build 77:
==> flow/design.v (excerpt) <==
module fft16 (
    input  wire              clk,
    input  wire              rst_n,
    input  wire              start,
    input  wire signed [8:0] din_i,
    input  wire signed [8:0] din_q,
    output wire              ready,
    output wire              dout_valid,
    output wire signed [8:0] dout_i,
    output wire signed [8:0] dout_q
);
Settings: LEC_CHECK=0, CAP_MARGIN=20, CORE_MARGIN=2, CORE_UTILIZATION=72, CTS_CLUSTER_SIZE=97, SETUP_SLACK_MARGIN=1.83, SLEW_MARGIN=20; clock period 8.09 ns.
run.sh (not shown) runs the stock make flow with config.mk's settings and CLKGATE_MAP_FILE=.
Final checks on build 77, whose flow otherwise completed, came back failing, citing negative setup slack.
> inputs changed (build 77 -> build 30)
Settings: ABC_AREA now 1, previously not set; SETUP_SLACK_MARGIN no longer set, was 1.83; the clock period (ns, I/O delays scaled along) now 6.18, was 8.09.
Notes after the runs:
- The log for build 30 ends in global routing with error GRT-0116, so the run never completed.
- Sort build 30 and build 77 by share of the synthesized netlist area taken by xor and xnor gates asc -> top: build 30
- Delta (build 30 minus build 77): share of synthesized area occupied by flip-flops and latches fell 1.3 points; area after synthesis rose 3.2%; gate count of the mapped netlist rose 1076.
- On number of synthesized flops with an enable pin, build 77 tracks build 30 almost exactly.
- Going from build 77 to build 30, area after detailed placement grows by about 4.3%.
- Floorplan check, build 30 vs build 77: die outline larger in build 30
Relative to build 30, the following input files were edited for build 16:
Settings: CORE_UTILIZATION now 40, was 72; ABC_AREA no longer set, was 1; CTS_CLUSTER_SIZE no longer set, was 97; the clock period (ns, I/O delays scaled along) now 10.0, was 6.18.
[summary]
- Run status, build 30: aborted in global routing, error GRT-0116
- Every stage of the flow completed for build 16, and the final layout passed the timing, design-rule and antenna checks.
- | cell count after placement | build 16 vs build 30 | about 9% lower |
- Build 16 ends up with lower post-CTS setup-driven buffer insertion count than build 30 does.
- When build 16 is set beside build 30, its final estimated routing congestion in global placement turns out to be about 12% smaller.
- Post-synthesis cell type count: build 16 > build 30
- On die size: between build 30 and build 16, it ends up higher for build 16.
- Build 30 → build 16: synthesized-area fraction occupied by xor and xnor cells has increased, area of the core region has increased, post-synth tally of flip-flops with integrated enable has remained practically unchanged.
- Of build 30 and build 16, the higher netlist area before placement belongs to build 30.
- Comparing build 30 and build 16, the higher yosys stat chip area is on build 30.


main:
fft16 again, from the RTL that the note above started with.
Settings: LEC_CHECK=0, CAP_MARGIN=20, CORE_MARGIN=2, CORE_UTILIZATION=72, CTS_CLUSTER_DIAMETER=132, SETUP_SLACK_MARGIN=1.04, SLEW_MARGIN=20; clock period 7.16 ns.
Finished, but not clean: main, with setup timing.
diff inputs: main => the feature branch
Settings: removing CTS_CLUSTER_DIAMETER (formerly 132); changing CORE_UTILIZATION from 72 to 56; removing SETUP_SLACK_MARGIN (formerly 1.04); changing the clock period (ns, I/O delays scaled along) from 7.16 to 9.91.
Notes after the runs:
- Per the final summary, the feature branch finished and its layout is clean on timing, DRC and antenna.
- Looking at startpoint of the worst setup timing path, the u_fft.ctrl_U0.counter_r[0] result is from the feature branch; the u_fft.ctrl_U0.current_state[1] one comes from main.
- Going from main to the feature branch, the met2 track utilization from global routing was found to have gone down by 26 points.
- Going from main to the feature branch, minimum setup slack in the final design went up, final HPWL from detailed placement went down, global-route wire length before repair went down, placer congestion estimate went down.
- The instance count on the critical path of the feature branch is lower than that of main.
- Summary of the feature branch over main: core utilization before placement decreased by 16 points relative to the old numbers; non-clock buffer count decreased by 310 relative to the old numbers; worst setup timing slack at the placement stage increased by 2830 ps relative to the old numbers.


run A:
Starting RTL as in the previous note.
export LEC_CHECK = 0
export ABC_AREA = 1
export CAP_MARGIN = 10
export CELL_PAD_IN_SITES_DETAIL_PLACEMENT = 1
export CELL_PAD_IN_SITES_GLOBAL_PLACEMENT = 2
export CORE_MARGIN = 6
export CORE_UTILIZATION = 56
export MIN_ROUTING_LAYER = met1
export PLACE_DENSITY_LB_ADDON = 0.23
export SETUP_SLACK_MARGIN = 0.24
export SLEW_MARGIN = 25
create_clock -name core_clock -period 7.15 [get_ports {clk}]
What ended run A was a tool error in 3_1_place_gp_skip_io; the run never finished.
Input-level comparison between run B and run A:
==> flow/config.mk <==
export PLATFORM = sky130hd
export DESIGN_NAME = fft16
export DESIGN_NICKNAME = fft16
export VERILOG_FILES = /design/flow/design.v
export SDC_FILE = /design/flow/constraint.sdc
export NUM_CORES = 4
export LEC_CHECK = 0
export CAP_MARGIN = 20
export CORE_MARGIN = 2
export CORE_UTILIZATION = 30
export SLEW_MARGIN = 20
==> flow/constraint.sdc <==
create_clock -name core_clock -period 14.4 [get_ports {clk}]
set_input_delay 2.8800 -clock core_clock [delete_from_list [all_inputs] [get_ports {clk}]]
set_output_delay 2.8800 -clock core_clock [all_outputs]
set_load 0.01 [all_outputs]
--- outcome ---
- Run B finished every step from synthesis to the final layout, and the layout passed the timing, design-rule and antenna checks.
- From run A to run B the numbers moved as follows: fraction of synthesized cell area in xor and xnor cells went up by 1.7 points; synthesized cell count shrank by about 18%.
- Run B ended with less yosys stat cell total than run A.
- As far as fraction of synthesis flops using an asynchronous set or reset pin goes, run A and run B are indistinguishable; the numbers are identical.
- Run B vs. run A: multiplexer share of the synthesized area shows an increase of 0.75 points; average size of a mapped cell saw an increase; count of different cell masters after synthesis increased 37.
- Taking run A as the reference, in run B synthesized chip area reported by yosys lower; die area increased about 70%.
- Area after synthesis, run B and run A: larger value in run A
- NOTE core outline area run A->run B increased by more than half


== west ==
Starting RTL as in the previous note.
clock: 8.43 ns
lec_check: 0
abc_area: 1
cap_margin: 20
core_margin: 2
core_utilization: 71
place_density_lb_addon: 0.06
setup_slack_margin: 2.41
slew_margin: 20
west did not finish; a tool error ended it in global routing (5_1_grt).
Edits applied to the flow inputs when going from west to south:
==> flow/config.mk <==
export PLATFORM = sky130hd
export DESIGN_NAME = fft16
export DESIGN_NICKNAME = fft16
export VERILOG_FILES = /design/flow/design.v
export SDC_FILE = /design/flow/constraint.sdc
export NUM_CORES = 4
export LEC_CHECK = 0
export CAP_MARGIN = 20
export CORE_MARGIN = 2
export CORE_UTILIZATION = 68
export SLEW_MARGIN = 20
export TNS_END_PERCENT = 30
==> flow/constraint.sdc <==
create_clock -name core_clock -period 8.53 [get_ports {clk}]
set_input_delay 1.7060 -clock core_clock [delete_from_list [all_inputs] [get_ports {clk}]]
set_output_delay 1.7060 -clock core_clock [all_outputs]
set_load 0.01 [all_outputs]
==> results <==
south ran in full, but the layout does not pass; the checks complain about negative setup slack. south vs. west: area share of and-or/or-and cells after synthesis went up by 4.1 points; total of cells resized after clock tree synthesis went down by 53%; netlist area before placement went down by about 3%; number of buffers added for setup after CTS went down by about 47%; post-place setup slack went down by 0.21 ns. Comparing west and south, the lower adder and majority cell fraction of the synthesized area was measured on west. south against west; horizontal extent of the die is up slightly. Comparing share of the core filled by cells before placement for west and south, the bigger number came from west.


fft16 again, from the RTL that the note above started with.
==> flow/config.mk <==
export PLATFORM = sky130hd
export DESIGN_NAME = fft16
export DESIGN_NICKNAME = fft16
export VERILOG_FILES = /design/flow/design.v
export SDC_FILE = /design/flow/constraint.sdc
export NUM_CORES = 4
export LEC_CHECK = 0
export ABC_AREA = 1
export CAP_MARGIN = 35
export CELL_PAD_IN_SITES_GLOBAL_PLACEMENT = 1
export CORE_MARGIN = 4
export CORE_UTILIZATION = 33
export CTS_CLUSTER_SIZE = 91
export GPL_ROUTABILITY_DRIVEN = 1
export GPL_TIMING_DRIVEN = 0
export MIN_ROUTING_LAYER = met2
export SETUP_SLACK_MARGIN = 0.78
export SLEW_MARGIN = 15
export TNS_END_PERCENT = 20
==> flow/constraint.sdc <==
create_clock -name core_clock -period 5.91 [get_ports {clk}]
set_input_delay 1.1820 -clock core_clock [delete_from_list [all_inputs] [get_ports {clk}]]
set_output_delay 1.1820 -clock core_clock [all_outputs]
set_load 0.01 [all_outputs]
The first run finished with negative setup slack left.
==> next run, changes <==
ABC_AREA = not set   (was 1)
CAP_MARGIN = 20   (was 35)
CELL_PAD_IN_SITES_GLOBAL_PLACEMENT = not set   (was 1)
CORE_MARGIN = 2   (was 4)
CORE_UTILIZATION = 62   (was 33)
CTS_CLUSTER_SIZE = not set   (was 91)
GPL_ROUTABILITY_DRIVEN = not set   (was 1)
GPL_TIMING_DRIVEN = not set   (was 0)
MIN_ROUTING_LAYER = not set   (was met2)
SETUP_SLACK_MARGIN = not set   (was 0.78)
SLEW_MARGIN = 20   (was 15)
TNS_END_PERCENT = not set   (was 20)
clock period = 9.88 ns   (was 5.91 ns; I/O delays follow)
=> The new run finished with negative setup slack left. Die area went down by 49%. Count of clock-buffer cells in the layout came out lower by 4. Setup slack improves by 4.0 ns. Wire length goes down by 13%. Clock skew stays flat. Core utilization is higher by 33 points. Fmax barely changes. Design area fell by 6.3%. Non-clock buffer count rises by 164.
==> next run, changes <==
CORE_UTILIZATION = 71   (was 62)
SETUP_SLACK_MARGIN = -0.82   (was not set)
clock period = 8.43 ns   (was 9.88 ns; I/O delays follow)
Effect:
- The new run completed and failed the layout checks on negative setup slack
- global-route usage goes up by 9.5 points
- sequential cell count does not change
- cell count went up by 2.8%
- worst hold slack loses 0.022 ns
- via count grows by 13%
- non-clock buffer count goes up by 367
==> next run, changes <==
CORE_UTILIZATION = 70   (was 71)
SETUP_SLACK_MARGIN = not set   (was -0.82)
clock period = 7.16 ns   (was 8.43 ns; I/O delays follow)
Effect: The new run did not get past clock tree synthesis; die area grows by 1.4%; area after synthesis does not change; synthesized cell count stays the same.


== job 2644 ==
Starting RTL as in the previous note.
make LEC_CHECK=0 CAP_MARGIN=35 CELL_PAD_IN_SITES_DETAIL_PLACEMENT=1 CELL_PAD_IN_SITES_GLOBAL_PLACEMENT=3 CORE_MARGIN=8 CORE_UTILIZATION=25 CTS_CLUSTER_DIAMETER=292 MAX_ROUTING_LAYER=met4 PLACE_DENSITY_LB_ADDON=0.13 SETUP_SLACK_MARGIN=2.27 SLEW_MARGIN=35 finish   # period 16.3 ns
Relative to job 2644, the following input files were edited for job 8936:
- putting TNS_END_PERCENT at 20 where nothing was set
- clearing CTS_CLUSTER_DIAMETER, which used to be 292
- swapping 8 for 2 in CORE_MARGIN
- putting CORE_ASPECT_RATIO at 0.92 where nothing was set
- swapping 35 for 20 in SLEW_MARGIN
- clearing CELL_PAD_IN_SITES_GLOBAL_PLACEMENT, which used to be 3
- clearing MAX_ROUTING_LAYER, which used to be met4
- clearing PLACE_DENSITY_LB_ADDON, which used to be 0.13
- swapping 25 for 37 in CORE_UTILIZATION
- clearing CELL_PAD_IN_SITES_DETAIL_PLACEMENT, which used to be 1
- clearing SETUP_SLACK_MARGIN, which used to be 2.27
- swapping 16.3 for 10.0 in the clock period (ns, I/O delays scaled along)
Results
Relative to job 2644, job 8936 degrades final hold slack. Job 8936 ends up with a achievable frequency that is about 30% higher than in job 2644. Data arrival at the endpoint of the critical path on job 8936 is down relative to job 2644. Max final critical-path share of the clock period across job 8936 and job 2644: job 8936. Compared to job 2644, job 8936 has final cell area excluding filler cells about 7% higher. Clock period minus final worst setup slack delta for job 8936 relative to job 2644: 2.87 ns lower. [diff] setup slack, job 8936 relative to job 2644: regression. Comparing the two runs side by side, job 8936 comes out behind job 2644 on clock skew.
--- input diff job 8936..job 5471 ---
- CORE_ASPECT_RATIO removed (was 0.92)
- TNS_END_PERCENT removed (was 20)
- CAP_MARGIN changed from 35 to 20
- CORE_UTILIZATION changed from 37 to 46
- SLEW_MARGIN changed from 20 to 15
- CTS_CLUSTER_SIZE newly set to 91
==> comparison <==
Job 5471 completed every stage of the flow, and the final layout passed the timing, design-rule and antenna checks.
Number of buffers and inverters on the critical path: job 5471 vs job 8936 identical
From job 8936 to job 5471 the numbers moved as follows: count of inserted tapcells shows a reduction of 378, antenna diode instance count shows a reduction of 3, routed wire length shows a reduction of 1.3%, met2 layer wire length in the routed design shows an increase of about 0.3%, initial detailed-routing violation count shows a reduction of 1.9%.
Job 8936 → job 5471: HPWL reported at the end of detailed placement down 1.5%; final design utilization climbed 9.8 points.
Job 5471 reports a higher total routing resource utilization after global routing than job 8936 does.
### job 5471 -> job 938
- CTS_CLUSTER_SIZE no longer set, was 91
- SLEW_MARGIN now 20, was 15
- CORE_UTILIZATION now 72, was 46
- SETUP_SLACK_MARGIN now -0.58, previously not set
- the clock period (ns, I/O delays scaled along) now 6.0, was 10.0
### Flow results
- In the summary table, job 938 is marked failed, with error DPL-0033 raised in global routing (5_1_grt).
- Between job 5471 and job 938, number of setup buffers added after CTS increased.
- Between job 5471 and job 938, the flow reports post-cts gate resize count increasing by more than 100%.
- For floorplan core area, dividing the value from job 5471 by the value from job 938 gives 1.6.
- Floorplan check, job 938 vs job 5471: die outline smaller in job 938
- Synthesized cell count came out exactly the same in job 938 and job 5471.
- Compared with job 5471, in job 938 worst slack at placement lost 3.95 ns; overall die width shows a reduction of about 20%.
